--- config.mk ---
export PLATFORM = sky130hd
export DESIGN_NAME = cpu
export DESIGN_NICKNAME = cpu
export VERILOG_FILES = /design/flow/design.v
export SDC_FILE = /design/flow/constraint.sdc
export NUM_CORES = 4
export LEC_CHECK = 0
export CAP_MARGIN = 20
export CORE_MARGIN = 2
export CORE_UTILIZATION = 67
export SLEW_MARGIN = 20
--- constraint.sdc ---
create_clock -name core_clock -period 5.24 [get_ports {clk}]
set_input_delay 1.0480 -clock core_clock [delete_from_list [all_inputs] [get_ports {clk}]]
set_output_delay 1.0480 -clock core_clock [all_outputs]
set_load 0.01 [all_outputs]
--- design.v ---
module mux4_1 #(parameter DATA_WIDTH = 16) (sel, i1, i2, i3, i4, o);
   input [1:0] sel;
   input [DATA_WIDTH-1:0] i1, i2, i3, i4;
   output reg [DATA_WIDTH-1:0] o;
   always @ (*) begin
      case (sel)
         0: o = i1;
         1: o = i2;
         2: o = i3;
         3: o = i4;
      endcase
   end
endmodule
module mux2_1 #(parameter DATA_WIDTH = 16) (sel, i1, i2, o);
   input sel;
   input [DATA_WIDTH-1:0] i1, i2;
   output reg [DATA_WIDTH-1:0] o;
   always @ (*) begin
      case (sel)
         0: o = i1;
         1: o = i2;
      endcase
   end
endmodule
module alu (A, B, func_code, branch_type, alu_out, overflow_flag, bcond);
	input [16-1:0] A;
	input [16-1:0] B;
	input [3:0] func_code;
	input [1:0] branch_type; 
	output reg [16-1:0] alu_out;
	output reg overflow_flag; 
	output reg bcond;
   localparam BNE = 2'd0;
   localparam BEQ = 2'd1;
   localparam BGZ = 2'd2;
   localparam BLZ = 2'd3;
   always @(*) begin
      alu_out = 0;
      overflow_flag = 0;
      bcond = 0;
      case(func_code)
         4'b0000: begin
            alu_out = A + B;
            if((A[16 - 1] === B[16 - 1])
            && (A[16 - 1] !== alu_out[16 -1]))
               overflow_flag = 1;
            else
               overflow_flag = 0;
         end
         4'b0001: begin
            alu_out = A - B;
            if((A[16 - 1] !== B[16 - 1])
            && (A[16 - 1] !== alu_out[16 -1]))
               overflow_flag = 1;
            else
               overflow_flag = 0;
         end
         4'b0010: alu_out = A & B;
         4'b0011: alu_out = A | B;
         4'b0100: alu_out = ~A;
         4'b0101: alu_out = ~A + 1;
         4'b0110: alu_out = {A[14:0], 1'b0};
         4'b0111: alu_out = {A[15], A[15:1]};
         4'b1000: alu_out = A;
         4'b1001: alu_out = B;
         4'b1010: begin
            case(branch_type)
               BNE: bcond = (A != B)? 1 : 0;  
               BEQ: bcond = (A == B)? 1 : 0;  
               BGZ: bcond = (A[15] == 0 && A != 0)? 1 : 0;  
               BLZ: bcond = A[15];  
            endcase
            alu_out = bcond;
         end
         default: begin  
            alu_out = 0;
            overflow_flag = 0;
            bcond = 0;
         end
      endcase
   end
endmodule
module control_unit (opcode, func_code, clk, reset_n, halt, wwd, new_inst, use_rs, use_rt, alu_src, branch, mem_read, mem_write, reg_write, pc_src, reg_dest, reg_src, alu_branch_type, alu_func_code);
	input [3:0] opcode;
	input [5:0] func_code;
	input clk;
	input reset_n;
	output reg halt, wwd, new_inst, use_rs, use_rt;
	output reg alu_src, branch, mem_read, mem_write, reg_write;
	output reg [1:0] pc_src, reg_dest, reg_src, alu_branch_type;
	output reg [3:0] alu_func_code;
	always @(*) begin
		halt = 0;
		wwd = 0;
		reg_dest = 0;
		use_rs = 0;
		use_rt = 0;
		alu_src = 0;
		branch = 0;
		mem_read = 0;
		mem_write = 0;
		reg_write = 0;
		pc_src = 0;
		reg_src = 0;
		new_inst = 0;
		case(opcode)
			4'd15: begin
				case(func_code)
					6'd0, 6'd1, 6'd2, 6'd3: begin
						use_rs = 1;
						use_rt = 1;
						reg_write = 1;
						new_inst = 1;
					end
					6'd4, 6'd5, 6'd6, 6'd7: begin
						use_rs = 1;
						reg_write = 1;
						new_inst = 1;
					end
					6'd25: begin
						use_rs = 1;
						pc_src = 2'b10;
						new_inst = 1;
					end
					6'd26: begin
						reg_dest = 2'b10;
						use_rs = 1;
						pc_src = 2'b10;
						reg_write = 1;
						reg_src = 2'b10;
						new_inst = 1;
					end
					6'd28: begin
						wwd = 1;
						use_rs = 1;
						new_inst = 1;
					end
					6'd29: begin
						halt = 1;
						new_inst = 1;
					end
				endcase
			end
			4'd4, 4'd5: begin
				reg_dest = 2'b01;
				use_rs = 1;
				alu_src = 1;
				reg_write = 1;
				new_inst = 1;
			end
			4'd6: begin
				reg_dest = 2'b01;
				alu_src = 1;
				reg_write = 1;
				new_inst = 1;
			end
			4'd7: begin
				reg_dest = 2'b01;
				use_rs = 1;
				alu_src = 1;
				mem_read = 1;
				reg_write = 1;
				reg_src = 2'b01;
				new_inst = 1;
			end
			4'd8: begin
				use_rs = 1;
				use_rt = 1;
				alu_src = 1;
				mem_write = 1;
				new_inst = 1;
			end
			4'd0, 4'd1: begin
				use_rs = 1;
				use_rt = 1;
				branch = 1;
				pc_src = 2'b00;
				new_inst = 1;
			end
			4'd2, 4'd3: begin
				use_rs = 1;
				branch = 1;
				pc_src = 2'b00;
				new_inst = 1;
			end
			4'd9: begin
				pc_src = 2'b01;
				new_inst = 1;
			end
			4'd10: begin
				reg_dest = 2'b10;
				pc_src = 2'b01;
				reg_write = 1;
				reg_src = 2'b10;
				new_inst = 1;
			end
		endcase
	end
	always @(*) begin
		alu_func_code = 4'd15;
		alu_branch_type = 4'd0;
		case (opcode)
			4'd15: begin
				case(func_code)
					6'd25: alu_func_code = 4'b1000;  
					6'd26: alu_func_code = 4'b1000;  
					6'd28: alu_func_code = 4'b1000;  
					default: alu_func_code = func_code[3:0];
				endcase
			end
			4'd4: alu_func_code = 4'b0000;
			4'd5: alu_func_code = 4'b0011;
			4'd6: alu_func_code = 4'b1001;  
			4'd7, 4'd8: alu_func_code = 4'b0000;
			4'd0, 4'd1 ,4'd2, 4'd3: begin
				alu_func_code = 4'b1010;
				alu_branch_type = opcode[1:0];  
			end
		endcase
	end
endmodule
module register_file (read_out1, read_out2, read1, read2, dest, write_data, reg_write, clk, reset_n);
	input clk, reset_n;
	input [1:0] read1;
	input [1:0] read2;
	input [1:0] dest;
	input reg_write;
	input [16-1:0] write_data;
	output [16-1:0] read_out1;
	output [16-1:0] read_out2;
    reg [16-1:0] RF [4-1:0];  
    assign read_out1 = RF[read1];
    assign read_out2 = RF[read2];
    always @(negedge clk) begin
		if (!reset_n) begin
			RF[0] = 16'b0;
			RF[1] = 16'b0;
			RF[2] = 16'b0;
			RF[3] = 16'b0;
		end
		else begin	
			if (reg_write) RF[dest] <= write_data;
			else RF[dest] <= RF[dest];
		end
    end
endmodule
module immediate_generator (opcode, imm, immediate);
input [3:0] opcode;
input [7:0] imm;
output reg [16-1:0] immediate;
always @(*) begin
    case (opcode)
        4'd4: immediate <= {{8{imm[7]}}, imm[7:0]};
        4'd5: immediate <= {8'b0, imm[7:0]};
        4'd6: immediate <= {imm[7:0], 8'b0};
        4'd7: immediate <= {{8{imm[7]}}, imm[7:0]};
        4'd8: immediate <= {{8{imm[7]}}, imm[7:0]};
        4'd0: immediate <= {{8{imm[7]}}, imm[7:0]};
        4'd1: immediate <= {{8{imm[7]}}, imm[7:0]};
        4'd2: immediate <= {{8{imm[7]}}, imm[7:0]};
        4'd3: immediate <= {{8{imm[7]}}, imm[7:0]};
        default: immediate <= 16'b0;  
    endcase
end
endmodule
module hazard_detect(IFID_IR, IDEX_rd, use_rs, use_rt, IDEX_M_mem_read, is_stall);
	input [16-1:0] IFID_IR;
	input [1:0]  IDEX_rd;
	input use_rs, use_rt;
	input IDEX_M_mem_read;
	output reg is_stall;
	wire [1:0] IFID_rs, IFID_rt;
	assign IFID_rs = IFID_IR[11:10];
	assign IFID_rt = IFID_IR[9:8];
	always @(*) begin
	 	is_stall = (((IFID_rs == IDEX_rd) && use_rs) 
		 || ((IFID_rt == IDEX_rd) && use_rt)) && IDEX_M_mem_read ? 1:0;
	end
endmodule
module forwarding_unit(rs_EX, rt_EX, rd_MEM, reg_write_MEM, rd_WB, reg_write_WB,
                        forward_A, forward_B);
    input [1:0] rs_EX, rt_EX, rd_MEM, rd_WB;
    input reg_write_MEM, reg_write_WB;
    output reg [1:0] forward_A, forward_B;
    always @(*) begin
        if((rs_EX == rd_MEM) && reg_write_MEM) begin
            forward_A = 2'b01;
        end else if((rs_EX == rd_WB) && reg_write_WB) begin
            forward_A = 2'b10;
        end else begin
            forward_A = 2'b00;
        end
        if((rt_EX == rd_MEM) && reg_write_MEM) begin
            forward_B = 2'b01;
        end else if((rt_EX == rd_WB) && reg_write_WB) begin
            forward_B = 2'b10;
        end else begin
            forward_B = 2'b00;
        end
    end
endmodule
module branch_predictor_global_predictor(clk, reset_n, PC, is_flush, is_BJ_type, actual_taken_PC, actual_next_PC, actual_PC, next_PC);
	input clk;
	input reset_n;
	input [16-1:0] PC;
	input is_flush;
	input is_BJ_type;
	input [16-1:0] actual_taken_PC;  
	input [16-1:0] actual_next_PC;  
	input [16-1:0] actual_PC;  
	output reg [16-1:0] next_PC;
	integer i;
	reg [16-5:0] tagtable [0:(2**5)-1];
	reg [16-1:0] btb [0:(2**5)-1];
	reg [1:0] sat_cnt; 
	reg [1:0] hys_cnt;
	reg [1:0] bht_sat [0:(2**5)-1];
	reg [1:0] bht_hys [0:(2**5)-1];
	wire [16-5-1:0] tag; wire [5-1:0] idx;
	assign tag = PC[16-1:5];
	assign idx = PC[5-1:0];
	always @(posedge clk) begin
		if (!reset_n) begin
			tagtable[0] <= ~0;	tagtable[1] <= ~0;	tagtable[2] <= ~0;	tagtable[3] <= ~0;
			tagtable[4] <= ~0;	tagtable[5] <= ~0;	tagtable[6] <= ~0;	tagtable[7] <= ~0;
			tagtable[8] <= ~0;	tagtable[9] <= ~0;	tagtable[10] <= ~0;	tagtable[11] <= ~0;
			tagtable[12] <= ~0;	tagtable[13] <= ~0;	tagtable[14] <= ~0;	tagtable[15] <= ~0;
			tagtable[16] <= ~0;	tagtable[17] <= ~0;	tagtable[18] <= ~0;	tagtable[19] <= ~0;
			tagtable[20] <= ~0;	tagtable[21] <= ~0;	tagtable[22] <= ~0;	tagtable[23] <= ~0;
			tagtable[24] <= ~0;	tagtable[25] <= ~0;	tagtable[26] <= ~0;	tagtable[27] <= ~0;
			tagtable[28] <= ~0;	tagtable[29] <= ~0;	tagtable[30] <= ~0;	tagtable[31] <= ~0;
			btb[0] <= ~0;	btb[1] <= ~0;	btb[2] <= ~0;	btb[3] <= ~0;
			btb[4] <= ~0;	btb[5] <= ~0;	btb[6] <= ~0;	btb[7] <= ~0;
			btb[8] <= ~0;	btb[9] <= ~0;	btb[10] <= ~0;	btb[11] <= ~0;
			btb[12] <= ~0;	btb[13] <= ~0;	btb[14] <= ~0;	btb[15] <= ~0;
			btb[16] <= ~0;	btb[17] <= ~0;	btb[18] <= ~0;	btb[19] <= ~0;
			btb[20] <= ~0;	btb[21] <= ~0;	btb[22] <= ~0;	btb[23] <= ~0;
			btb[24] <= ~0;	btb[25] <= ~0;	btb[26] <= ~0;	btb[27] <= ~0;
			btb[28] <= ~0;	btb[29] <= ~0;	btb[30] <= ~0;	btb[31] <= ~0;
			bht_sat[0] <= ~0;	bht_sat[1] <= ~0;	bht_sat[2] <= ~0;	bht_sat[3] <= ~0;
			bht_sat[4] <= ~0;	bht_sat[5] <= ~0;	bht_sat[6] <= ~0;	bht_sat[7] <= ~0;
			bht_sat[8] <= ~0;	bht_sat[9] <= ~0;	bht_sat[10] <= ~0;	bht_sat[11] <= ~0;
			bht_sat[12] <= ~0;	bht_sat[13] <= ~0;	bht_sat[14] <= ~0;	bht_sat[15] <= ~0;
			bht_sat[16] <= ~0;	bht_sat[17] <= ~0;	bht_sat[18] <= ~0;	bht_sat[19] <= ~0;
			bht_sat[20] <= ~0;	bht_sat[21] <= ~0;	bht_sat[22] <= ~0;	bht_sat[23] <= ~0;
			bht_sat[24] <= ~0;	bht_sat[25] <= ~0;	bht_sat[26] <= ~0;	bht_sat[27] <= ~0;
			bht_sat[28] <= ~0;	bht_sat[29] <= ~0;	bht_sat[30] <= ~0;	bht_sat[31] <= ~0;
			bht_hys[0] <= ~0;	bht_hys[1] <= ~0;	bht_hys[2] <= ~0;	bht_hys[3] <= ~0;
			bht_hys[4] <= ~0;	bht_hys[5] <= ~0;	bht_hys[6] <= ~0;	bht_hys[7] <= ~0;
			bht_hys[8] <= ~0;	bht_hys[9] <= ~0;	bht_hys[10] <= ~0;	bht_hys[11] <= ~0;
			bht_hys[12] <= ~0;	bht_hys[13] <= ~0;	bht_hys[14] <= ~0;	bht_hys[15] <= ~0;
			bht_hys[16] <= ~0;	bht_hys[17] <= ~0;	bht_hys[18] <= ~0;	bht_hys[19] <= ~0;
			bht_hys[20] <= ~0;	bht_hys[21] <= ~0;	bht_hys[22] <= ~0;	bht_hys[23] <= ~0;
			bht_hys[24] <= ~0;	bht_hys[25] <= ~0;	bht_hys[26] <= ~0;	bht_hys[27] <= ~0;
			bht_hys[28] <= ~0;	bht_hys[29] <= ~0;	bht_hys[30] <= ~0;	bht_hys[31] <= ~0;
			sat_cnt <= 0;
			hys_cnt <= 0;
		end else begin
			if (is_BJ_type) begin
				tagtable[actual_PC[5-1:0]] <= actual_PC[16-1:5];
				btb[actual_PC[5-1:0]] <= actual_taken_PC;
				if(actual_next_PC != actual_taken_PC) begin  
					if(sat_cnt == 2'b00)		sat_cnt <= 2'b00;
					else if(sat_cnt == 2'b01) 	sat_cnt <= 2'b00;
					else if(sat_cnt == 2'b10) 	sat_cnt <= 2'b01;
					else 						sat_cnt <= 2'b10;
					if(hys_cnt == 2'b00)		hys_cnt <= 2'b00;
					else if(hys_cnt == 2'b01) 	hys_cnt <= 2'b00;
					else if(hys_cnt == 2'b10) 	hys_cnt <= 2'b00;
					else 						hys_cnt <= 2'b10;
					if(bht_sat[actual_PC[5-1:0]] == 2'b00)		bht_sat[actual_PC[5-1:0]] <= 2'b00;
					else if(bht_sat[actual_PC[5-1:0]] == 2'b01) bht_sat[actual_PC[5-1:0]] <= 2'b00;
					else if(bht_sat[actual_PC[5-1:0]] == 2'b10) bht_sat[actual_PC[5-1:0]] <= 2'b01;
					else 												bht_sat[actual_PC[5-1:0]] <= 2'b10;
					if(bht_hys[actual_PC[5-1:0]] == 2'b00)		bht_hys[actual_PC[5-1:0]] <= 2'b00;
					else if(bht_hys[actual_PC[5-1:0]] == 2'b01) bht_hys[actual_PC[5-1:0]] <= 2'b00;
					else if(bht_hys[actual_PC[5-1:0]] == 2'b10) bht_hys[actual_PC[5-1:0]] <= 2'b00;
					else 												bht_hys[actual_PC[5-1:0]] <= 2'b10;
				end else begin  
					if(sat_cnt == 2'b00) 		sat_cnt <= 2'b01;
					else if(sat_cnt == 2'b01) 	sat_cnt <= 2'b10;
					else if(sat_cnt == 2'b10) 	sat_cnt <= 2'b11;
					else 						sat_cnt <= 2'b11;
					if(hys_cnt == 2'b00) 		hys_cnt <= 2'b01;
					else if(hys_cnt == 2'b01) 	hys_cnt <= 2'b11;
					else if(hys_cnt == 2'b10) 	hys_cnt <= 2'b11;
					else 						hys_cnt <= 2'b11;
					if(bht_sat[actual_PC[5-1:0]] == 2'b00) 		bht_sat[actual_PC[5-1:0]] <= 2'b01;
					else if(bht_sat[actual_PC[5-1:0]] == 2'b01) bht_sat[actual_PC[5-1:0]] <= 2'b10;
					else if(bht_sat[actual_PC[5-1:0]] == 2'b10) bht_sat[actual_PC[5-1:0]] <= 2'b11;
					else 												bht_sat[actual_PC[5-1:0]] <= 2'b11;
					if(bht_hys[actual_PC[5-1:0]] == 2'b00)		bht_hys[actual_PC[5-1:0]] <= 2'b01;
					else if(bht_hys[actual_PC[5-1:0]] == 2'b01) bht_hys[actual_PC[5-1:0]] <= 2'b11;
					else if(bht_hys[actual_PC[5-1:0]] == 2'b10) bht_hys[actual_PC[5-1:0]] <= 2'b11;
					else 												bht_hys[actual_PC[5-1:0]] <= 2'b11;
				end
			end
		end
	end
	always @(*) begin
		if (is_flush) begin
			next_PC = actual_next_PC;
		end else if (tagtable[idx] == tag) begin
			next_PC = (bht_sat[idx] >= 2'b10)? btb[idx] : (PC + 1);
		end else begin
			next_PC = PC + 1;
		end
	end
endmodule
module datapath(clk, reset_n, read_m1, address1, data1, read_m2, write_m2, address2, data2_in, data2_out, num_inst, output_port, is_halted);
	input clk;
	input reset_n;
	output read_m1;
	output [16-1:0] address1;
	output read_m2;
	output write_m2;
	output [16-1:0] address2;
	input [16-1:0] data1;
	input [16-1:0] data2_in;
	output [16-1:0] data2_out;
	output reg [16-1:0] num_inst;
	output reg [16-1:0] output_port;
	output is_halted;
	reg[16-1:0] pc;
	wire[16-1:0] pc_nxt;   
	wire new_inst_if;
	reg[16-1:0] pc_id, instr;
	wire halt_id, use_rs, use_rt; wire[1:0] reg_dest;
	wire alu_src_id, branch_id; wire[1:0] pc_src_id, alu_branch_type_id; wire[3:0] alu_func_code_id;  
	wire mem_read_id, mem_write_id;  
	wire reg_write_id, wwd_id; wire[1:0] reg_src_id; reg new_inst_id;  
	wire stall;
	wire[16-1:0] rf_rs, rf_rt, immed_id;
	wire[1:0] rd_id;
	reg[16-1:0] pc_ex, rf_rs_ex, rf_rt_ex, immed_ex;
	reg[11:0] target;
	reg[1:0] rs_ex, rt_ex, rd_ex;
	wire [16-1:0] actual_taken_pc;  
	reg alu_src_ex, branch_ex; reg[1:0] pc_src_ex, alu_branch_type_ex; reg[3:0] alu_func_code_ex;  
	reg mem_read_ex, mem_write_ex;  
	reg halt_ex, wwd_ex, new_inst_ex, reg_write_ex; reg[1:0] reg_src_ex;  
	wire[16-1:0] alu_out_ex, pc_branch, rf_rs_forwarded, rf_rt_forwarded, alu_operand_B;
	wire alu_overflow_flag, alu_bcond;
	wire[16-1:0] actual_pc;
	wire [1:0] forward_a, forward_b;
	reg[16-1:0] pc_mem, rf_rs_mem, rf_rt_mem, alu_out_mem;
	reg[1:0] rd_mem;
	reg mem_read_mem, mem_write_mem;  
	reg halt_mem, wwd_mem, new_inst_mem, reg_write_mem; reg[1:0] reg_src_mem;  
	reg[16-1:0] mem_read_data;
	reg[16-1:0] pc_wb, rf_rs_wb, alu_out_wb;
	reg[1:0] rd_wb;
	reg halt_wb, wwd_wb, new_inst_wb, reg_write_wb; reg[1:0] reg_src_wb;
	wire[16-1:0] fwd_data_mem;
	assign fwd_data_mem = (reg_src_mem == 2'b10) ? (pc_mem + 16'b1) : alu_out_mem;
	wire[16-1:0] write_data_wb;
	reg fcond1, fcond2, fcond3;
	reg flush;
	reg halt;
	assign read_m1 = 1;
	assign address1 = pc;
	assign write_m2 = mem_write_mem;
	assign read_m2 = mem_read_mem;
	assign address2 = alu_out_mem;
	assign data2_out = rf_rt_mem;
	always @(posedge clk) begin
		if (!reset_n) begin
			instr <= 0;
		end else if(stall) begin 
			instr <= instr;
		end
		else begin
			instr <= data1;
		end
	end
	always @(posedge clk ) begin
		if (!reset_n) begin
			mem_read_data <= 0;
		end else begin
			if(read_m2) begin
				mem_read_data <= data2_in;
			end
		end
	end
	always @(*) begin
		fcond1 = (actual_pc != pc_id);
		fcond2 = (pc_id != 0);
		fcond3 = (pc_ex != 16'hffff);
		flush = (fcond1 & fcond2 & fcond3) ? 1: 0;
	end
	assign is_halted = halt;
	assign actual_taken_pc = branch_ex ? (pc_ex + 16'b1 + immed_ex) : (pc_src_ex == 2'b01 ? {pc_ex[15:12], target} : rf_rs_forwarded);
	always @(posedge clk) begin
		if (!reset_n) begin
			pc <= 0;
			num_inst <= 0; output_port <= 0;
			pc_id <= 0;
			new_inst_id <= 0;
			target <= 0; pc_ex <= 0; rf_rs_ex <= 0; rf_rt_ex <= 0;  immed_ex <= 0;
			rs_ex <= 0; rt_ex <= 0; rd_ex <= 0;
			alu_src_ex <= 0; branch_ex <= 0; pc_src_ex <= 0; alu_branch_type_ex <= 0; alu_func_code_ex <= 0;
			mem_read_ex <= 0; mem_write_ex <= 0;
			halt_ex <= 0; wwd_ex <= 0; new_inst_ex <= 0; reg_write_ex <= 0; reg_src_ex <= 0; 
			pc_mem <= 0; rf_rs_mem <= 0; rf_rt_mem <= 0; alu_out_mem <= 0; 
			rd_mem <= 0; 
			mem_read_mem <= 0; mem_write_mem <= 0;
			halt_mem <= 0; wwd_mem <= 0; new_inst_mem <= 0; reg_write_mem <=0; reg_src_mem <= 0;
			pc_wb <= 0; rf_rs_wb <= 0; alu_out_wb <= 0;
			rd_wb <= 0;
			halt_wb <= 0; wwd_wb <= 0; new_inst_wb <= 0; reg_write_wb <= 0; reg_src_wb <= 0;
			halt <= 0;
		end
		else begin
			if(stall) begin
				pc <= pc;
			end else begin
				pc <= pc_nxt;
			end
			if(!flush & !stall) begin
				pc_id <= pc;
				new_inst_id <= new_inst_if;
			end else if(stall) begin  
				pc_id <= pc_id;
				new_inst_id <= new_inst_id;
			end	else begin  
				pc_id <= ~0;
				new_inst_id <= 0;
			end
			if(!flush & !stall) begin
				target <= instr[11:0]; pc_ex <= pc_id; rf_rs_ex <= rf_rs; rf_rt_ex <= rf_rt; immed_ex <= immed_id;
				rs_ex <= instr[11:10]; rt_ex <= instr[9:8]; rd_ex <= rd_id;
			end else begin
				pc_ex <= ~0;
				target <= 0; rf_rs_ex <= 0; rf_rt_ex <= 0; immed_ex <= 0;
				rs_ex <= 0; rt_ex <= 0; rd_ex <= 0;
			end
			if(!flush && !stall && pc_id != 16'hffff) begin
				alu_src_ex <= alu_src_id; branch_ex <= branch_id; pc_src_ex <= pc_src_id; 
				alu_branch_type_ex <= alu_branch_type_id; alu_func_code_ex <= alu_func_code_id;
				mem_read_ex <= mem_read_id; mem_write_ex <= mem_write_id;
				halt_ex <= halt_id; wwd_ex <= wwd_id; new_inst_ex <= new_inst_id; reg_write_ex <= reg_write_id; reg_src_ex <= reg_src_id;
			end else begin
				alu_src_ex <= 0; branch_ex <= 0; pc_src_ex <= 0; 
				alu_branch_type_ex <= 0; alu_func_code_ex <= 4'd15;
				mem_read_ex <= 0; mem_write_ex <= 0;
				halt_ex <= 0; wwd_ex <= 0; new_inst_ex <= 0; reg_write_ex <= 0; reg_src_ex <= 0; 
			end
			pc_mem <= pc_ex; rf_rs_mem <= rf_rs_forwarded; rf_rt_mem <= rf_rt_forwarded; alu_out_mem <= alu_out_ex; 
			rd_mem <= rd_ex; 
			mem_read_mem <= mem_read_ex; mem_write_mem <= mem_write_ex;
			halt_mem <= halt_ex; wwd_mem <= wwd_ex; new_inst_mem <= new_inst_ex; reg_write_mem <= reg_write_ex; reg_src_mem <= reg_src_ex;
			pc_wb <= pc_mem; rf_rs_wb <= rf_rs_mem; alu_out_wb <= alu_out_mem;
			rd_wb <= rd_mem;
			halt_wb <= halt_mem; wwd_wb <= wwd_mem; new_inst_wb <= new_inst_mem; reg_write_wb <= reg_write_mem; reg_src_wb <= reg_src_mem;
			halt <= halt_wb;
			if (wwd_wb) begin
				output_port <= rf_rs_wb;
			end
			if (new_inst_wb) begin
				num_inst <= num_inst + 1;
			end
		end
	end
	branch_predictor_global_predictor BranchPredictor(
		.clk(clk),
		.reset_n(reset_n),
		.PC(pc),
		.is_flush(flush),
		.is_BJ_type(branch_ex || (pc_src_ex != 2'b0)),
		.actual_taken_PC(actual_taken_pc),
		.actual_next_PC(actual_pc),
		.actual_PC(pc_ex),
		.next_PC(pc_nxt)
	);
	control_unit ControlUnit(
		.opcode(instr[15:12]),
		.func_code(instr[5:0]),
		.clk(clk),
		.reset_n(reset_n),
		.halt(halt_id),
		.wwd(wwd_id),
		.new_inst(new_inst_if),
		.use_rs(use_rs),
		.use_rt(use_rt),
		.alu_src(alu_src_id),
		.branch(branch_id),
		.mem_read(mem_read_id),
		.mem_write(mem_write_id),
		.reg_write(reg_write_id),
		.pc_src(pc_src_id),
		.reg_dest(reg_dest),
		.reg_src(reg_src_id),
		.alu_branch_type(alu_branch_type_id),
		.alu_func_code(alu_func_code_id)
	);
	register_file RegisterFile(
		.clk(clk),
		.reset_n(reset_n),
		.read1(instr[11:10]),
		.read2(instr[9:8]),
		.dest(rd_wb),
		.reg_write(reg_write_wb),
		.write_data(write_data_wb),
		.read_out1(rf_rs),
		.read_out2(rf_rt)
	);
	alu ALU(
		.A(rf_rs_forwarded),
		.B(alu_operand_B),
		.func_code(alu_func_code_ex),
		.branch_type(alu_branch_type_ex),
		.alu_out(alu_out_ex),
		.overflow_flag(alu_overflow_flag),
		.bcond(alu_bcond)
	);
	immediate_generator ImmGen(
		.opcode(instr[15:12]),
		.imm(instr[7:0]),
		.immediate(immed_id)
	);
	mux2_1 MUX_branch(
		.sel(branch_ex & alu_bcond),
		.i1(pc_ex + 16'b1),
		.i2(pc_ex + 16'b1 + immed_ex),
		.o(pc_branch)
	);
	mux4_1 MUX_pc_src(
		.sel(pc_src_ex),
		.i1(pc_branch),
		.i2({pc_ex[15:12], target}),
		.i3(rf_rs_forwarded),
		.i4(pc_branch),
		.o(actual_pc)
	);
	mux2_1 MUX_alu_src(
		.sel(alu_src_ex),
		.i1(rf_rt_forwarded),
		.i2(immed_ex),
		.o(alu_operand_B)
	);
	mux4_1 #(.DATA_WIDTH(2)) MUX_reg_dest(
		.sel(reg_dest),
		.i1(instr[7:6]),
		.i2(instr[9:8]),
		.i3(2'b10),
		.i4(instr[7:6]),
		.o(rd_id)
	);
	mux4_1 MUX_reg_src(
		.sel(reg_src_wb),
		.i1(alu_out_wb),
		.i2(mem_read_data),
		.i3(pc_wb + 16'b1),
		.i4(alu_out_wb),
		.o(write_data_wb)
	);
	hazard_detect HazardDetectionUnit(
		.IFID_IR(instr),
		.IDEX_rd(rd_ex),
		.use_rs(use_rs),
		.use_rt(use_rt),
		.IDEX_M_mem_read(mem_read_ex),
		.is_stall(stall)
	);
	forwarding_unit ForwardingUnit(
		.rs_EX(rs_ex),
		.rt_EX(rt_ex),
		.rd_MEM(rd_mem),
		.reg_write_MEM(reg_write_mem),
		.rd_WB(rd_wb),
		.reg_write_WB(reg_write_wb),
		.forward_A(forward_a),
		.forward_B(forward_b)
	);
	mux4_1 MUX_forwarding_a(
		.sel(forward_a),
		.i1(rf_rs_ex),
		.i2(fwd_data_mem),
		.i3(write_data_wb),
		.i4(rf_rs_ex),
		.o(rf_rs_forwarded)
	);
	mux4_1 MUX_forwarding_b(
		.sel(forward_b),
		.i1(rf_rt_ex),
		.i2(fwd_data_mem),
		.i3(write_data_wb),
		.i4(rf_rt_ex),
		.o(rf_rt_forwarded)
	);
endmodule
module cpu(clk, reset_n, read_m1, address1, data1, read_m2, write_m2, address2, data2_in, data2_out, num_inst, output_port, is_halted);
	input clk;
	input reset_n;
	output read_m1;
	output [16-1:0] address1;
	output read_m2;
	output write_m2;
	output [16-1:0] address2;
	input [16-1:0] data1;
	input [16-1:0] data2_in;
	output [16-1:0] data2_out;
	output [16-1:0] num_inst;
	output [16-1:0] output_port;
	output is_halted;
	datapath Datapath(
		.clk(clk),
		.reset_n(reset_n),
		.read_m1(read_m1),
		.address1(address1),
		.data1(data1),
		.read_m2(read_m2),
		.write_m2(write_m2),
		.address2(address2),
		.data2_in(data2_in),
		.data2_out(data2_out),
		.num_inst(num_inst),
		.output_port(output_port),
		.is_halted(is_halted)
	);
endmodule
--- run.sh ---
#!/bin/bash
# the make line also repeats each setting of config.mk as NAME=value (left out here)
make -C /OpenROAD-flow-scripts/flow DESIGN_CONFIG=/design/flow/config.mk WORK_HOME=/design/flow/orfs CLKGATE_MAP_FILE= finish
==> impl_metrics.ini, run 1 <==
; synthesis and place-and-route metrics
[power]
top_power_group = registers
power.switching_mw = 6.10
vdd_drop_max_mv = 0.361
internal_power_mw = 17.9
p_comb_mw = 1.85
p_per_area_nw_per_um2 = 316
p_comb_share_pct = 7.7
seq_power_share_pct = 49.7
powerClk_mw = 10.3
pwr-share-clk_pct = 42.7
swShare_pct = 25.4
p_seq_mw = 11.9
power_mw = 24.0
leakage_nw = 26.2

[logic_synthesis]
ys_cells = 5295
yosysTopAreaCellShare_pct = 44.1
syn-cell-area_um2 = 63200
fp_nets = 5413
top_cells_by_area = edfxtp_1 44%, dfxtp_1 14%, mux4_2 12%
top_cells_by_count = 928 x edfxtp_1, 802 x nand2_1, 697 x nor2_1
ys_sh_adder_pct = 1.73
synthXorXnorAreaFrac_pct = 1.79
yosysTopAreaCell = edfxtp_1
synth_flops = 1361
synth-edff-count = 928
yosysMostFrequentCell = edfxtp_1
async_reset_ff_share_pct = 0
ys_seq_share_pct = 57.9
topCombFamilyByArea = multiplexers
syn_inst = 5295
ys_sh_aoi_pct = 7.53
ys_chip_area_um2 = 63200
yosys.area_share.simple_pct = 13.4
ys_sh_mux_pct = 13.9
ys.flop_type = edfxtp_1
ys_warn_count = 12
avgSynthCellArea_um2 = 11.9
synth_cell_type_count = 105

[setup_path]
r2r-start = Datapath.reg_src_wb[0]
worstPathArrival_ns = 6.53
cp.depth = 29
cp-start-kind = flop
crit_required_ns = 5.87
r2r_cells = 29
critPathLaunch = Datapath.reg_src_wb[0]
critPathSlowestCell = maj3_4
crit_family = simple AND/OR/NAND/NOR gates
cp-end-kind = flop
rrSetupSlack_ns = -0.66
crit_path_end = Datapath.BranchPredictor.bht_sat[17][0]
r2r_end = Datapath.BranchPredictor.bht_sat[17][0]
cp_max_fo = 8
cpPeakStageDelay_ns = 0.42
crit_buf_inv = 6
path_class = flop to flop

[timing]
skew_ns = 0.0402
tightest_slew_ns = 1.07
final.setup.tns_ns = -102.18
slew_viol_final = 0
layout_worst_path_cycle_share_pct = 113
rsz0062_at_grt = true
setup_violations = 198
finalHoldViolCount = 0
fin_ws_ns = -0.660
fmax_ghz = 0.169
slew_headroom_pct = 27.9
period_minus_slack_ns = 5.90

[routing]
wl_per_cell_um = 31.8
drc = 0
vias = 49854
ant_nets = 0
wl_mm = 229
drt_iter0_markers = 8636
viasPerCell = 6.94
dr.pass1.iters = 10

[global_routing]
grt_first_pass_wirelength_mm = 312
grt_overflow = 0
grt_pass1_vias = 48362
grt_usage_pct = 44.2
grt_max_degree = 165
antenna_found_initial = 10

[floorplanning]
pin_count = 118
die_h_um = 311
die-area_um2 = 96700
die-width_um = 311
fp-utilization_pct = 67.7
fp-row-count = 112
core_area_um2 = 93300

[clock_tree]
cts_made_buffers = 138
clock_latency_ns = 0.79
h-tree-depth = 4
cts_sinks = 1361
cts_tree = built
cts-root-buf = clkbuf_16
cts_max_path_buffers = 3
clkTransAtPathRegs_ns = 0.07

[min_path]
whs_endpoint = Datapath.rf_rs_wb[2]
min-delay-path-class = flop to flop
hold_path.startpoint = Datapath.rf_rs_mem[2]
hold_path_depth = 1

[final_layout]
nFillCells = 4880
final_nets = 5935
areaGrowthSynthToFinish_pct = 20.6

[placed_design]
hpwl_mm = 141
place_congestion = 1.06
portBuffers = 116

[run]
tool_warnings = 139
maxCapViolations = 0

[run_status]
outcome = complete, but fails checks
failed_checks = negative setup slack
metrics by stage:
stage                     instance area (um2)  utilization (%)  instances  hold WS, ns  setup slack (ns)
after global placement                  69200             74.2       6802        0.416            -0.962
after global routing                    76100             81.6       7182        0.445            -0.844
final                                   76200             81.6       7187        0.431            -0.660
after detailed placement                69200             74.2       6802        0.420             -1.08
after CTS                               75000             80.4       7174        0.434            -0.487
after floorplan                         63500                -       5295        0.410           -0.0609
per-layer routing:
layer / track usage (%) / vias up / share of wire [%]
li1: - / 20141 / -
met1: 52.3 / 23661 / 30
met2: 71.1 / 4669 / 46
met3: 10.1 / 1373 / 13
met4: 33.1 / 10 / 10
met5: 0 / - / 0.063
layout make-up:
| cell class | count | area, um2 | area share [%] |
|---|---|---|---|
| diodes | 5 | 12.5 | 0.0164 |
| clock buffers | 181 | 3790 | 4.98 |
| clock inverters | 134 | 868 | 1.14 |
| inverters | 178 | 681 | 0.894 |
| multi-input cells | 3319 | 26100 | 34.3 |
| flip-flops and latches | 1361 | 36600 | 48.0 |
| well taps | 1254 | 1570 | 2.06 |
| repair buffers | 755 | 6560 | 8.61 |
timing repair:
action | in CTS | in global routing
setup buffers | 56 | 14
gates cloned | 4 | 10
gates resized | 160 | 223
pin swaps | 44 | 68
hold buffers | 0 | 0
endpoints found under the setup margin | 199 | 214
==> inputs of run 2 (changes only) <==
CORE_UTILIZATION = 65   (was 67)
clock period = 8.62 ns   (was 5.24 ns; I/O delays follow)
==> impl_metrics.ini, run 2 <==
; synthesis and place-and-route metrics
[setup_path]
path_class = flop to flop
cp_cell_sequence = inv_1 > ha_1 > inv_1 > o21ai_0 > nor2_1 > a211oi_2 > a21oi_1 > buf_4 > inv_1 > ha_1 > nor4_1 > nand4_1 > xor2_1 > o21ai_0 > or2_2 > nor2_1 > buf_4 > nand2_1 > a311oi_2 > xnor2_1 > nor4_4 > and4_1 > o211ai_2 > nor4_1
rrSetupSlack_ns = 0.56
cp_max_fo = 21
cp-start-kind = flop
r2r-start = Datapath.reg_src_wb[1]
crit_required_ns = 9.27
critPathSlowestCell = and4_1
worstPathArrival_ns = 8.71
crit_top_cell = inv_1
cpPeakStageDelay_ns = 0.63
cp.depth = 24
r2r_cells = 24
critPathLaunch = Datapath.reg_src_wb[1]
crit_family = simple AND/OR/NAND/NOR gates
cp-end-kind = flop
r2r_end = Datapath.pc_src_ex[1]
crit_buf_inv = 5
crit_path_end = Datapath.pc_src_ex[1]

[clock_tree]
cts_sinks = 1361
cts-root-buf = clkbuf_16
cts_max_path_buffers = 3
cts_setup_buffers = 0
h-tree-depth = 4
clock_latency_ns = 0.78
cts_tree = built
cts_made_buffers = 138
clkTransAtPathRegs_ns = 0.06

[global_routing]
grt_overflow = 0
grt_first_pass_wirelength_mm = 287
grt_pass1_vias = 43577
grt_max_degree = 123
grt_usage_pct = 40.0
antenna_found_initial = 4

[logic_synthesis]
top_cells_by_area = edfxtp_1 44%, dfxtp_1 14%, mux4_2 12%
async_reset_ff_share_pct = 0
yosys.area_share.simple_pct = 13.4
fp_nets = 5413
ys.flop_type = edfxtp_1
yosysTopAreaCellShare_pct = 44.1
ys_warn_count = 12
syn-cell-area_um2 = 63200
top_cells_by_count = 928 x edfxtp_1, 802 x nand2_1, 697 x nor2_1
avgSynthCellArea_um2 = 11.9
synthXorXnorAreaFrac_pct = 1.79
syn_inst = 5295
synth_cell_type_count = 105
synth_flops = 1361
yosysMostFrequentCell = edfxtp_1
topCombFamilyByArea = multiplexers
ys_sh_adder_pct = 1.73
ys_seq_share_pct = 57.9
ys_sh_mux_pct = 13.9
ys_sh_aoi_pct = 7.53
ys_chip_area_um2 = 63200
yosysTopAreaCell = edfxtp_1
synth-edff-count = 928
ys_cells = 5295

[timing]
fmax_ghz = 0.124
slew_headroom_pct = 18.7
skew_ns = 0.0464
period_minus_slack_ns = 8.06
final.setup.tns_ns = 0
setup_violations = 0
slew_viol_final = 0
tightest_slew_ns = 1.21
rsz0062_at_grt = false
layout_worst_path_cycle_share_pct = 93.5
finalHoldViolCount = 0
hold_ws_ns = 0.429

[power]
pwr-share-clk_pct = 42.2
swShare_pct = 23.7
powerClk_mw = 5.98
p_per_area_nw_per_um2 = 201
vdd_drop_max_mv = 0.204
internal_power_mw = 10.8
top_power_group = registers
seq_power_share_pct = 51.2
p_comb_mw = 0.931
p_comb_share_pct = 6.6
power.switching_mw = 3.36
leakage_nw = 23.3
p_seq_mw = 7.25

[floorplanning]
fp-row-count = 114
die-width_um = 316
pin_count = 118
die-area_um2 = 99700
die_h_um = 316
fp-utilization_pct = 65.5
core_area_um2 = 96400

[run]
maxCapViolations = 0
tool_warnings = 139

[placed_design]
place_area_um2 = 65800
hpwl_mm = 131
portBuffers = 116
place_congestion = 1.05

[min_path]
hold_path_depth = 1
hold_path.startpoint = Datapath.rf_rs_mem[15]
whs_endpoint = Datapath.rf_rs_wb[15]
min-delay-path-class = flop to flop

[final_layout]
final_area_um2 = 70500
areaGrowthSynthToFinish_pct = 11.6
nFillCells = 6501
final_nets = 5477

[routing]
viasPerCell = 6.63
drc = 0
routedLengthMet1_mm = 68.1
vias = 44730
wl_per_cell_um = 29.3
routed-wl-met3_mm = 20.9
drt_iter0_markers = 6632
dr.pass1.iters = 6
wl_mm = 198
wl_met2_mm = 95.9
topRoutingLayerUsed = met5
ant_nets = 0

[run_status]
outcome = no timing/DRC/antenna violations
-- run 2: area by class of cell --
class                      instances  area, um2  share of cell area (%)
clock inverter                   134        840                    1.19
antenna                            1       2.50                 0.00355
sequential                      1361      36500                    51.9
timing repair buffer             300       2590                    3.68
tap                             1276       1600                    2.26
multi-input combinational       3316      24400                    34.7
inverter                         178        676                   0.959
clock buffer                     181       3790                    5.38
-- run 2: routing by layer --
layer  global-route usage, %  up-vias
met5                       0        -
met4                    23.6        4
met3                    7.11      572
met2                    65.2     2966
met1                    50.7    21980
li1                        -    19208
-- run 2: what timing repair did --
item / CTS / global route
hold buffers: 0 / 0
resized: 0 / 1
endpoints found under the setup margin: 0 / 7
-- run 2: stage by stage --
step	setup WS, ns	std cells	power (mW)	util [%]
finish	0.564	6747	14.2	73.1
CTS	0.816	6744	14.2	73.1
global placement	0.990	6429	8.32	68.2
detailed placement	0.897	6430	8.34	68.3
floorplan	1.44	5295	7.97	-
global route	0.0965	6746	14.5	73.1
==> inputs of run 3 (changes only) <==
CORE_UTILIZATION = 15   (was 65)
GPL_TIMING_DRIVEN = 0   (was default)
clock period = 10.0 ns   (was 8.62 ns; I/O delays follow)
==> impl_metrics.ini, run 3 <==
; synthesis and place-and-route metrics
[clock_tree]
cts_sinks = 1361
clock_latency_ns = 0.81
cts-root-buf = clkbuf_16
cts_tree = built
cts_max_path_buffers = 3
cts_resized = 0
cts_made_buffers = 147
h-tree-depth = 4
cts_setup_buffers = 0
clkTransAtPathRegs_ns = 0.06
postCtsHoldBufs = 0

[run]
tool_warnings = 131
maxCapViolations = 0

[routing]
drt_iter0_markers = 6204
dr.pass1.iters = 8
drc = 0
ant_nets = 0
wl_per_cell_um = 19.4
vias = 45523
viasPerCell = 4.04
wl_mm = 219

[timing]
final.setup.tns_ns = 0
setup_violations = 0
finalHoldViolCount = 0
slew_viol_final = 0
fin_ws_ns = 0.834
rsz0062_at_grt = false
tightest_slew_ns = 1.28
slew_headroom_pct = 14.7
skew_ns = 0.0477

[final_layout]
final_area_um2 = 76200
final_util_pct = 18.2
areaGrowthSynthToFinish_pct = 20.7
nFillCells = 45704
seq_area_um2 = 36500
final_nets = 5748
logic_area_um2 = 24300

[logic_synthesis]
async_reset_ff_share_pct = 0
yosysMostFrequentCell = edfxtp_1
synth-edff-count = 928
yosysTopAreaCell = edfxtp_1
ys_cells = 5295
ys_chip_area_um2 = 63200
synthXorXnorAreaFrac_pct = 1.79
top_cells_by_count = 928 x edfxtp_1, 802 x nand2_1, 697 x nor2_1
ys_sh_adder_pct = 1.73
fp_nets = 5413
syn_inst = 5295
yosysTopAreaCellShare_pct = 44.1
ys_warn_count = 12
ys_sh_mux_pct = 13.9
synth_flops = 1361
synth_cell_type_count = 105
topCombFamilyByArea = multiplexers
ys_sh_aoi_pct = 7.53
avgSynthCellArea_um2 = 11.9
syn-cell-area_um2 = 63200
ys_seq_share_pct = 57.9
ys.flop_type = edfxtp_1
top_cells_by_area = edfxtp_1 44%, dfxtp_1 14%, mux4_2 12%
yosys.area_share.simple_pct = 13.4

[placed_design]
portBuffers = 116
hpwl_mm = 165
place_congestion = 0.937
dpl_worst_slack_ns = 0.0143
place_area_um2 = 71400

[floorplanning]
die_h_um = 653
fp-utilization_pct = 15.1
pin_count = 118
die-area_um2 = 426000
die-width_um = 653
fp-row-count = 238
core_area_um2 = 420000

[power]
powerClk_mw = 5.44
swShare_pct = 24.2
power.switching_mw = 3.03
internal_power_mw = 9.50
seq_power_share_pct = 49.8
p_comb_mw = 0.854
p_seq_mw = 6.24
p_comb_share_pct = 6.8
p_per_area_nw_per_um2 = 164
pwr-share-clk_pct = 43.4
power_mw = 12.5
vdd_drop_max_mv = 0.184
leakage_nw = 23.2
top_power_group = registers

[setup_path]
r2r_end = Datapath.BranchPredictor.bht_sat[7][1]
critPathLaunch = reset_n
cp-start-kind = input port
r2r_cells = 26
crit_family = buffers and inverters
crit_required_ns = 5.61
cp.depth = 6
crit_buf_inv = 5
cp-end-kind = flop
critPathSlowestCell = clkbuf_1
rrSetupSlack_ns = 1.28
cp_max_fo = 10
crit_top_cell = clkbuf_1
cp_cell_sequence = clkdlybuf4s50_1 > inv_1 > clkbuf_1 > clkbuf_1 > clkbuf_1 > a211oi_1
r2r-start = Datapath.reg_src_wb[0]
cpPeakStageDelay_ns = 0.66
path_class = input port to flop
crit_path_end = Datapath.RegisterFile.RF[0][4]
worstPathArrival_ns = 4.78

[run_status]
outcome = no timing/DRC/antenna violations

[global_routing]
antenna_found_initial = 14
grt_overflow = 0
grt_max_degree = 30
grt_first_pass_wirelength_mm = 309
grt_pass1_vias = 43556
grt_usage_pct = 9.84

[min_path]
hold_path_depth = 1
whs_endpoint = Datapath.rf_rs_wb[6]
hold_path.startpoint = Datapath.rf_rs_mem[6]
min-delay-path-class = flop to flop
run 3: final cells by class:
cell class	instances	share of cell area [%]
inverters	178	0.877
clock inverters	122	1.03
plain buffers	439	2.33
clock buffers	202	5.33
multi-input cells	3316	31.8
well taps	5520	9.06
flip-flops and latches	1361	47.9
repair buffers	123	1.62
diodes	2	0.00657
run 3: through the flow:
step | hold slack, ns | instances
2_1_floorplan | 0.410 | 5295
4_1_cts | 0.417 | 11259
3_5_place_dp | 0.420 | 10936
6_report | 0.421 | 11263
3_3_place_gp | 0.418 | 10931
5_1_grt | 0.435 | 11261
run 3: per-layer routing:
metal | up-vias | global-route usage, % | routed length [um]
li1 | 19826 | - | -
met1 | 22806 | 12.5 | 85900
met2 | 2438 | 16.4 | 104000
met3 | 449 | 1.86 | 19700
met4 | 4 | 4.06 | 9350
met5 | - | 0 | 31
==> inputs of run 4 (changes only) <==
CORE_UTILIZATION = 40   (was 15)
CTS_CLUSTER_SIZE = 85   (was default)
GPL_TIMING_DRIVEN = default   (was 0)
HOLD_SLACK_MARGIN = 0.02   (was default)
TNS_END_PERCENT = 80   (was default)
==> impl_metrics.ini, run 4 <==
; synthesis and place-and-route metrics
[run_status]
outcome = no timing/DRC/antenna violations

[setup_path]
critPathLaunch = Datapath.reg_src_wb[1]
crit_path_end = Datapath.halt_ex
path_class = flop to flop
cp.depth = 26
crit_family = simple AND/OR/NAND/NOR gates
cpPeakStageDelay_ns = 0.78
crit_required_ns = 10.65
cp_max_fo = 28
critPathSlowestCell = ha_1
r2r-start = Datapath.reg_src_wb[1]
cp-start-kind = flop
cp-end-kind = flop
worstPathArrival_ns = 9.02
rrSetupSlack_ns = 1.63
crit_buf_inv = 4
r2r_end = Datapath.halt_ex
r2r_cells = 26

[logic_synthesis]
yosys.area_share.simple_pct = 13.4
ys_cells = 5295
ys_sh_aoi_pct = 7.53
syn-cell-area_um2 = 63200
async_reset_ff_share_pct = 0
fp_nets = 5413
ys_seq_share_pct = 57.9
top_cells_by_count = 928 x edfxtp_1, 802 x nand2_1, 697 x nor2_1
yosysTopAreaCell = edfxtp_1
synth_flops = 1361
syn_inst = 5295
ys.flop_type = edfxtp_1
top_cells_by_area = edfxtp_1 44%, dfxtp_1 14%, mux4_2 12%
ys_warn_count = 12
synth-edff-count = 928
avgSynthCellArea_um2 = 11.9
synthXorXnorAreaFrac_pct = 1.79
synth_cell_type_count = 105
yosysTopAreaCellShare_pct = 44.1
ys_chip_area_um2 = 63200
ys_sh_mux_pct = 13.9
topCombFamilyByArea = multiplexers
yosysMostFrequentCell = edfxtp_1
ys_sh_adder_pct = 1.73

[power]
p_seq_mw = 6.26
p_per_area_nw_per_um2 = 174
power.switching_mw = 3.00
internal_power_mw = 9.45
seq_power_share_pct = 50.2
pwr-share-clk_pct = 43.4
leakage_nw = 23.3
swShare_pct = 24.1
p_comb_share_pct = 6.3
power_mw = 12.5
vdd_drop_max_mv = 0.150
p_comb_mw = 0.787
powerClk_mw = 5.41
top_power_group = registers

[clock_tree]
cts_sinks = 1361
cts_max_path_buffers = 3
cts_setup_buffers = 0
cts_made_buffers = 146
clkTransAtPathRegs_ns = 0.07
cts_resized = 0
h-tree-depth = 4
cts-root-buf = clkbuf_16
cts_tree = built
clock_latency_ns = 0.80
postCtsHoldBufs = 0

[final_layout]
final_area_um2 = 71600
nFillCells = 14193
stdcell_count = 7516
final_util_pct = 45.8
areaGrowthSynthToFinish_pct = 13.4
final_nets = 5465

[global_routing]
grt_use_met2_pct = 40.0
globalRoute.busiestLayer = met2
grt_pass1_vias = 42592
antenna_found_initial = 4
grt_first_pass_wirelength_mm = 292
grt_overflow = 0
grt_util_met1_pct = 32.1
grt_max_degree = 142
use_met3_pct = 4.71
grt_usage_pct = 24.4

[floorplanning]
pin_count = 118
die-area_um2 = 161000
core_area_um2 = 157000
die-width_um = 401
fp-utilization_pct = 40.3
fp-row-count = 145
die_h_um = 401

[min_path]
min-delay-path-class = flop to flop
hold_path_depth = 2
whs_endpoint = Datapath.pc_src_ex[1]

[routing]
vias = 43231
dr.pass1.iters = 6
drt_iter0_markers = 4705
wl_per_cell_um = 26.5
ant_nets = 0
drc = 0
wl_mm = 199
viasPerCell = 5.75

[timing]
period_minus_slack_ns = 8.37
fmax_ghz = 0.119
finalHoldViolCount = 0
fin_ws_ns = 1.63
rsz0062_at_grt = false
skew_ns = 0.0545
hold_ws_ns = 0.402
layout_worst_path_cycle_share_pct = 83.7
final.setup.tns_ns = 0
slew_viol_final = 0
setup_violations = 0
slew_headroom_pct = 22.2
tightest_slew_ns = 1.16

[placed_design]
place_congestion = 0.944
portBuffers = 116
place_inst = 7193
hpwl_mm = 132
place_area_um2 = 66700
dpl_worst_slack_ns = 1.80

[run]
maxCapViolations = 0
tool_warnings = 137
## run 4: area by class of cell
type	instances	area (um2)	area share, %
Antenna cell	1	2.50	0.00349
Clock buffer	194	4040	5.64
Clock inverter	128	895	1.25
Inverter	178	676	0.943
Multi-Input combinational cell	3316	24400	34.1
Sequential cell	1361	36500	51.0
Tap cell	2058	2570	3.59
Timing Repair Buffer	280	2450	3.42
## run 4: layer usage
| metal | up-vias | share of wire, % |
|---|---|---|
| met5 | - | 0.013 |
| met4 | 4 | 3.9 |
| met3 | 342 | 7.8 |
| met2 | 1871 | 48 |
| met1 | 21817 | 40 |
| li1 | 19197 | - |
==> inputs of run 5 (changes only) <==
CELL_PAD_IN_SITES_DETAIL_PLACEMENT = 2   (was default)
CORE_MARGIN = 4   (was 2)
CTS_CLUSTER_SIZE = 87   (was 85)
GPL_TIMING_DRIVEN = 1   (was default)
HOLD_SLACK_MARGIN = 0.25   (was 0.02)
MAX_ROUTING_LAYER = met4   (was default)
==> impl_metrics.ini, run 5 <==
; synthesis and place-and-route metrics
[setup_path]
worstPathArrival_ns = 10.04
r2r_end = Datapath.mem_read_ex
path_class = flop to flop
cp-start-kind = flop
crit_path_end = Datapath.mem_read_ex
r2r-start = Datapath.reg_src_wb[0]
cp_max_fo = 28
r2r_cells = 23
cp_cell_sequence = ha_1 > inv_1 > and3_1 > a21oi_1 > nand2_1 > mux2_2 > mux2i_1 > nor2_1 > a21oi_1 > ha_1 > nor4_1 > nand4_1 > xor2_1 > o21ai_0 > or2_2 > nor2_1 > nand2_1 > a311oi_2 > xnor2_1 > nor4_4 > and4_1 > o211ai_2 > nor4_1
cp-end-kind = flop
crit_required_ns = 10.68
critPathLaunch = Datapath.reg_src_wb[0]
cpPeakStageDelay_ns = 0.80
crit_buf_inv = 1
crit_family = simple AND/OR/NAND/NOR gates
rrSetupSlack_ns = 0.64
cp.depth = 23
critPathSlowestCell = ha_1

[clock_tree]
cts_setup_buffers = 0
cts-root-buf = clkbuf_16
cts_sinks = 1361
cts_made_buffers = 151
cts_tree = built
h-tree-depth = 4
cts_resized = 0
postCtsHoldBufs = 0
clkTransAtPathRegs_ns = 0.07
clock_latency_ns = 0.83
cts_max_path_buffers = 3

[logic_synthesis]
ys_seq_share_pct = 57.9
synth_flops = 1361
ys_warn_count = 12
yosysTopAreaCell = edfxtp_1
yosys.area_share.simple_pct = 13.4
yosysTopAreaCellShare_pct = 44.1
top_cells_by_count = 928 x edfxtp_1, 802 x nand2_1, 697 x nor2_1
ys_sh_adder_pct = 1.73
yosysMostFrequentCell = edfxtp_1
ys.flop_type = edfxtp_1
avgSynthCellArea_um2 = 11.9
fp_nets = 5413
ys_sh_aoi_pct = 7.53
syn-cell-area_um2 = 63200
synth-edff-count = 928
async_reset_ff_share_pct = 0
ys_sh_mux_pct = 13.9
topCombFamilyByArea = multiplexers
syn_inst = 5295
ys_cells = 5295
synthXorXnorAreaFrac_pct = 1.79
ys_chip_area_um2 = 63200
top_cells_by_area = edfxtp_1 44%, dfxtp_1 14%, mux4_2 12%
synth_cell_type_count = 105

[global_routing]
grt_first_pass_wirelength_mm = 399
grt_max_degree = 137
grt_usage_pct = 34.6
antenna_found_initial = 9
grt_overflow = 0
grt_pass1_vias = 52769

[routing]
viasPerCell = 6.49
drt_iter0_markers = 6428
dr.pass1.iters = 6
wl_mm = 282
ant_nets = 0
drc = 0
wl_per_cell_um = 37.3
vias = 48962

[final_layout]
stdcell_count = 7544
nFillCells = 15299
areaGrowthSynthToFinish_pct = 14.1
final_nets = 5469

[power]
leakage_nw = 23.5
vdd_drop_max_mv = 0.187
seq_power_share_pct = 47.7
p_comb_mw = 0.899
p_comb_share_pct = 6.8
p_per_area_nw_per_um2 = 183
pwr-share-clk_pct = 45.5
swShare_pct = 26.4
power.switching_mw = 3.49
internal_power_mw = 9.70
powerClk_mw = 6.00
p_seq_mw = 6.29
top_power_group = registers

[timing]
setup_violations = 0
layout_worst_path_cycle_share_pct = 93.6
skew_ns = 0.0827
tightest_slew_ns = 1.18
fmax_ghz = 0.107
period_minus_slack_ns = 9.36
rsz0062_at_grt = false
hold_ws_ns = 0.428
finalHoldViolCount = 0
slew_headroom_pct = 21.1
slew_viol_final = 0
final.setup.tns_ns = 0

[placed_design]
hpwl_mm = 172
place_inst = 7187
portBuffers = 116
place_congestion = 0.957

[min_path]
hold_path.startpoint = Datapath.rf_rs_mem[10]
whs_endpoint = Datapath.rf_rs_wb[10]
hold_path_depth = 1
min-delay-path-class = flop to flop

[floorplanning]
pin_count = 118
die-width_um = 405
die-area_um2 = 164000
core_area_um2 = 157000
die_h_um = 405
fp-utilization_pct = 40.3
fp-row-count = 145

[run]
tool_warnings = 137
maxCapViolations = 0

[run_status]
outcome = no timing/DRC/antenna violations
run 5: per-layer routing:
layer | global-route usage (%) | vias up | part of all wire, %
met5 | - | - | 0
met4 | 22.5 | 0 | 7.9
met3 | 7.18 | 1157 | 9.0
met2 | 57.0 | 3362 | 49
met1 | 38.3 | 25244 | 34
li1 | - | 19199 | -
run 5: stage by stage:
step / area [um2] / power [mW] / setup slack [ns] / utilization [%]
after floorplan: 63200 / 6.87 / 1.85 / -
after global placement: 66600 / 7.19 / 1.70 / 42.5
after detailed placement: 66600 / 7.27 / 1.13 / 42.5
after CTS: 71800 / 13.2 / 0.994 / 45.9
after global routing: 72000 / 13.5 / 0.304 / 46.0
final: 72000 / 13.2 / 0.639 / 46.0
run 5: layout make-up:
type                    instances  area [um2]  area share [%]
flip-flops and latches       1361       36500            50.7
repair buffers                279        2510            3.49
clock buffers                 188        4020            5.58
well taps                    2058        2570            3.58
clock inverters               154        1200            1.67
multi-input cells            3316       24500            34.0
inverters                     178         677           0.940
diodes                         10        25.0          0.0347
==> inputs of run 6 (changes only) <==
CELL_PAD_IN_SITES_DETAIL_PLACEMENT = default   (was 2)
CORE_MARGIN = 2   (was 4)
CTS_CLUSTER_SIZE = default   (was 87)
GPL_TIMING_DRIVEN = default   (was 1)
HOLD_SLACK_MARGIN = default   (was 0.25)
MAX_ROUTING_LAYER = default   (was met4)
TNS_END_PERCENT = default   (was 80)
clock period = 8.62 ns   (was 10.0 ns; I/O delays follow)
==> impl_metrics.ini, run 6 <==
; synthesis and place-and-route metrics
[run_status]
outcome = no timing/DRC/antenna violations

[logic_synthesis]
ys_warn_count = 12
avgSynthCellArea_um2 = 11.9
fp_nets = 5413
ys_seq_share_pct = 57.9
ys_chip_area_um2 = 63200
synthXorXnorAreaFrac_pct = 1.79
yosys.area_share.simple_pct = 13.4
yosysTopAreaCell = edfxtp_1
yosysTopAreaCellShare_pct = 44.1
synth_cell_type_count = 105
syn-cell-area_um2 = 63200
ys.flop_type = edfxtp_1
ys_sh_adder_pct = 1.73
ys_sh_aoi_pct = 7.53
yosysMostFrequentCell = edfxtp_1
ys_sh_mux_pct = 13.9
syn_inst = 5295
synth_flops = 1361
async_reset_ff_share_pct = 0
ys_cells = 5295
topCombFamilyByArea = multiplexers
top_cells_by_count = 928 x edfxtp_1, 802 x nand2_1, 697 x nor2_1
top_cells_by_area = edfxtp_1 44%, dfxtp_1 14%, mux4_2 12%
synth-edff-count = 928

[final_layout]
final_nets = 5474
final_util_pct = 45.8
areaGrowthSynthToFinish_pct = 13.6

[placed_design]
place_congestion = 0.978
portBuffers = 116
hpwl_mm = 133

[timing]
slew_viol_final = 0
tightest_slew_ns = 1.15
period_minus_slack_ns = 7.96
layout_worst_path_cycle_share_pct = 92.4
rsz0062_at_grt = false
skew_ns = 0.0562
setup_violations = 0
fmax_ghz = 0.126
final.setup.tns_ns = 0
finalHoldViolCount = 0
slew_headroom_pct = 22.9

[routing]
drc = 0
drt_iter0_markers = 5136
dr.pass1.iters = 6
vias = 43807
viasPerCell = 5.82
ant_nets = 0
wl_per_cell_um = 26.7
wl_mm = 201

[setup_path]
critPathSlowestCell = a21oi_1
crit_buf_inv = 5
cpPeakStageDelay_ns = 0.54
worstPathArrival_ns = 8.62
cp-end-kind = flop
cp.depth = 27
r2r_end = Datapath.pc_id[8]
crit_family = simple AND/OR/NAND/NOR gates
r2r_cells = 27
path_class = flop to flop
critPathLaunch = Datapath.reg_src_wb[1]
rrSetupSlack_ns = 0.66
cp-start-kind = flop
crit_required_ns = 9.27
crit_top_cell = buf_4
cp_max_fo = 34
r2r-start = Datapath.reg_src_wb[1]
crit_path_end = Datapath.pc_id[8]

[clock_tree]
cts-root-buf = clkbuf_16
postCtsHoldBufs = 0
cts_max_path_buffers = 3
clock_latency_ns = 0.79
cts_tree = built
cts_made_buffers = 147
h-tree-depth = 4
clkTransAtPathRegs_ns = 0.07
cts_setup_buffers = 0
cts_sinks = 1361
cts_resized = 0

[global_routing]
grt_max_degree = 142
grt_first_pass_wirelength_mm = 295
grt_usage_pct = 24.7
grt_pass1_vias = 42928
antenna_found_initial = 1
grt_overflow = 0

[power]
p_per_area_nw_per_um2 = 202
leakage_nw = 23.3
top_power_group = registers
swShare_pct = 24.3
seq_power_share_pct = 50.2
p_seq_mw = 7.26
power.switching_mw = 3.52
p_comb_mw = 0.917
vdd_drop_max_mv = 0.198
pwr-share-clk_pct = 43.5
powerClk_mw = 6.30
p_comb_share_pct = 6.3
internal_power_mw = 11.0
power_mw = 14.5

[min_path]
hold_path_depth = 1
whs_endpoint = Datapath.rf_rs_wb[3]
hold_path.startpoint = Datapath.rf_rs_mem[3]
min-delay-path-class = flop to flop

[floorplanning]
core_area_um2 = 157000
pin_count = 118
die-area_um2 = 161000
fp-utilization_pct = 40.3
die-width_um = 401
fp-row-count = 145
die_h_um = 401

[run]
tool_warnings = 137
maxCapViolations = 0
run 6: metal layers:
metal	global-route usage, %	part of all wire (%)
met1	32.5	40
met3	4.79	8.4
met4	10.6	4.6
met2	39.8	47
met5	0	0
run 6: stage by stage:
step / instances / setup slack, ns / hold slack, ns / instance area [um2]
after floorplan: 5295 / 1.44 / 0.410 / 63200
after global placement: 7198 / 0.891 / 0.414 / 66700
after detailed placement: 7200 / 0.900 / 0.419 / 66700
after CTS: 7528 / 0.817 / 0.432 / 71700
after global routing: 7530 / 0.136 / 0.439 / 71700
final: 7531 / 0.656 / 0.426 / 71700
run 6: layout make-up:
cell class	instances	area [um2]
Antenna cell	1	2.50
Clock buffer	199	3980
Clock inverter	130	967
Fill cell	14259	84800
Inverter	178	676
Multi-Input combinational cell	3316	24500
Sequential cell	1361	36500
Tap cell	2058	2570
Timing Repair Buffer	288	2530
==> inputs of run 7 (changes only) <==
ABC_AREA = 1   (was default)
CAP_MARGIN = 5   (was 20)
CELL_PAD_IN_SITES_DETAIL_PLACEMENT = 1   (was default)
CELL_PAD_IN_SITES_GLOBAL_PLACEMENT = 3   (was default)
CORE_ASPECT_RATIO = 1.32   (was default)
CORE_UTILIZATION = 15   (was 40)
CTS_CLUSTER_DIAMETER = 360   (was default)
GPL_TIMING_DRIVEN = 0   (was default)
HOLD_SLACK_MARGIN = 0.06   (was default)
SETUP_SLACK_MARGIN = 2.66   (was default)
clock period = 10.0 ns   (was 8.62 ns; I/O delays follow)
==> impl_metrics.ini, run 7 <==
; synthesis and place-and-route metrics
[placed_design]
place_congestion = 0.902
hpwl_mm = 284
portBuffers = 116

[logic_synthesis]
ys_cells = 7361
ys_sh_aoi_pct = 14.5
topCombFamilyByArea = simple AND/OR/NAND/NOR gates
yosysTopAreaCell = edfxtp_1
synth-edff-count = 928
yosys.area_share.simple_pct = 19.0
ys.flop_type = edfxtp_1
syn_inst = 7361
synth_flops = 1361
ys_seq_share_pct = 56.6
ys_warn_count = 12
ys_sh_mux_pct = 0.109
ys_chip_area_um2 = 64500
yosysTopAreaCellShare_pct = 43.2
syn-cell-area_um2 = 64500
top_cells_by_count = 1313 x nor2_1, 1298 x nand2_1, 928 x edfxtp_1
top_cells_by_area = edfxtp_1 43%, dfxtp_1 13%, nor2_1 7.6%
avgSynthCellArea_um2 = 8.77
synth_cell_type_count = 65
yosysMostFrequentCell = nor2_1
ys_sh_adder_pct = 1.66
async_reset_ff_share_pct = 0
synthXorXnorAreaFrac_pct = 0.896
fp_nets = 7479

[final_layout]
logic_area_um2 = 23700
areaGrowthSynthToFinish_pct = 24.8
final_nets = 7888
nFillCells = 50383
seq_area_um2 = 36500

[global_routing]
grt_usage_pct = 17.1
grt_first_pass_wirelength_mm = 516
grt_pass1_vias = 60157
grt_max_degree = 28
antenna_found_initial = 29
grt_overflow = 0

[run]
maxCapViolations = 0
tool_warnings = 133

[routing]
wl_mm = 384
viasPerCell = 4.29
wl_per_cell_um = 28.2
routedLengthMet1_mm = 152
dr.pass1.iters = 6
topRoutingLayerUsed = met4
routed-wl-met3_mm = 18.4
drc = 0
drt_iter0_markers = 5049
wl_met2_mm = 194
ant_nets = 0
vias = 58372

[setup_path]
cp-end-kind = flop
crit_top_cell = clkbuf_16
crit_path_end = Datapath.RegisterFile.RF[1][8]
cp_max_fo = 10
r2r_end = Datapath.RegisterFile.RF[0][14]
cp.depth = 8
critPathLaunch = reset_n
r2r_cells = 11
worstPathArrival_ns = 3.08
cpPeakStageDelay_ns = 0.20
cp_cell_sequence = buf_6 > inv_12 > clkbuf_16 > clkbuf_16 > clkbuf_16 > a21oi_1 > o21ai_1 > inv_1
cp-start-kind = input port
crit_buf_inv = 6
path_class = input port to flop
r2r-start = Datapath.pc_wb[0]
crit_family = buffers and inverters
rrSetupSlack_ns = 2.77
critPathSlowestCell = clkbuf_16
crit_required_ns = 5.80

[clock_tree]
cts-root-buf = clkbuf_16
clock_latency_ns = 0.90
cts_sinks = 1361
postCtsHoldBufs = 0
cts_made_buffers = 174
h-tree-depth = 4
clkTransAtPathRegs_ns = 0.06
cts_max_path_buffers = 4
cts_tree = built

[timing]
slew_viol_final = 0
final.setup.tns_ns = 0
setup_violations = 0
slew_headroom_pct = 11.6
hold_ws_ns = 0.420
tightest_slew_ns = 1.33
skew_ns = 0.0851
finalHoldViolCount = 0
rsz0062_at_grt = true

[floorplanning]
die-width_um = 575
pin_count = 118
fp-utilization_pct = 15.1
fp-row-count = 276
die-area_um2 = 435000
die_h_um = 758
core_area_um2 = 428000

[min_path]
min-delay-path-class = flop to flop
hold_path.startpoint = Datapath.rf_rs_mem[5]
whs_endpoint = Datapath.rf_rs_wb[5]
hold_path_depth = 2

[power]
pwr-share-clk_pct = 46.6
power.switching_mw = 3.93
p_comb_share_pct = 9.4
swShare_pct = 27.8
p_comb_mw = 1.33
p_seq_mw = 6.23
leakage_nw = 27.4
powerClk_mw = 6.59
seq_power_share_pct = 44.0
vdd_drop_max_mv = 0.136
internal_power_mw = 10.2
p_per_area_nw_per_um2 = 176
top_power_group = the clock network

[run_status]
outcome = no timing/DRC/antenna violations
-- run 7: final cells by class --
| class | count | area share (%) |
|---|---|---|
| flip-flops and latches | 1361 | 45.4 |
| multi-input cells | 4796 | 29.4 |
| well taps | 5699 | 8.85 |
| clock buffers | 220 | 5.82 |
| inverters | 674 | 3.24 |
| plain buffers | 529 | 3.07 |
| repair buffers | 170 | 2.74 |
| clock inverters | 158 | 1.52 |
| diodes | 10 | 0.0311 |
-- run 7: what timing repair did --
item,CTS,global route
buffers inserted,2,5
setup endpoints to repair,262,220
gates cloned,0,0
pin swaps,2,3
gates resized,64,29
-- run 7: metrics by stage --
step                cell area (um2)  cells  utilization (%)  setup WS (ns)  power (mW)
floorplan                     64800   7361                -           2.26        6.91
global placement              73100  13176             17.1           1.17        7.65
detailed placement            74300  13222             17.4           1.15        7.70
CTS                           80400  13601             18.8           2.68        14.3
global route                  80500  13610             18.8           2.62        14.5
finish                        80600  13617             18.8           2.72        14.1
-- run 7: layer usage --
metal / vias to the layer above / global-route usage (%)
met3: 591 / 2.09
met5: - / 0
li1: 25739 / -
met1: 30081 / 19.9
met2: 1961 / 31.0
met4: 0 / 7.87
Power and IR drop assume default switching activity.
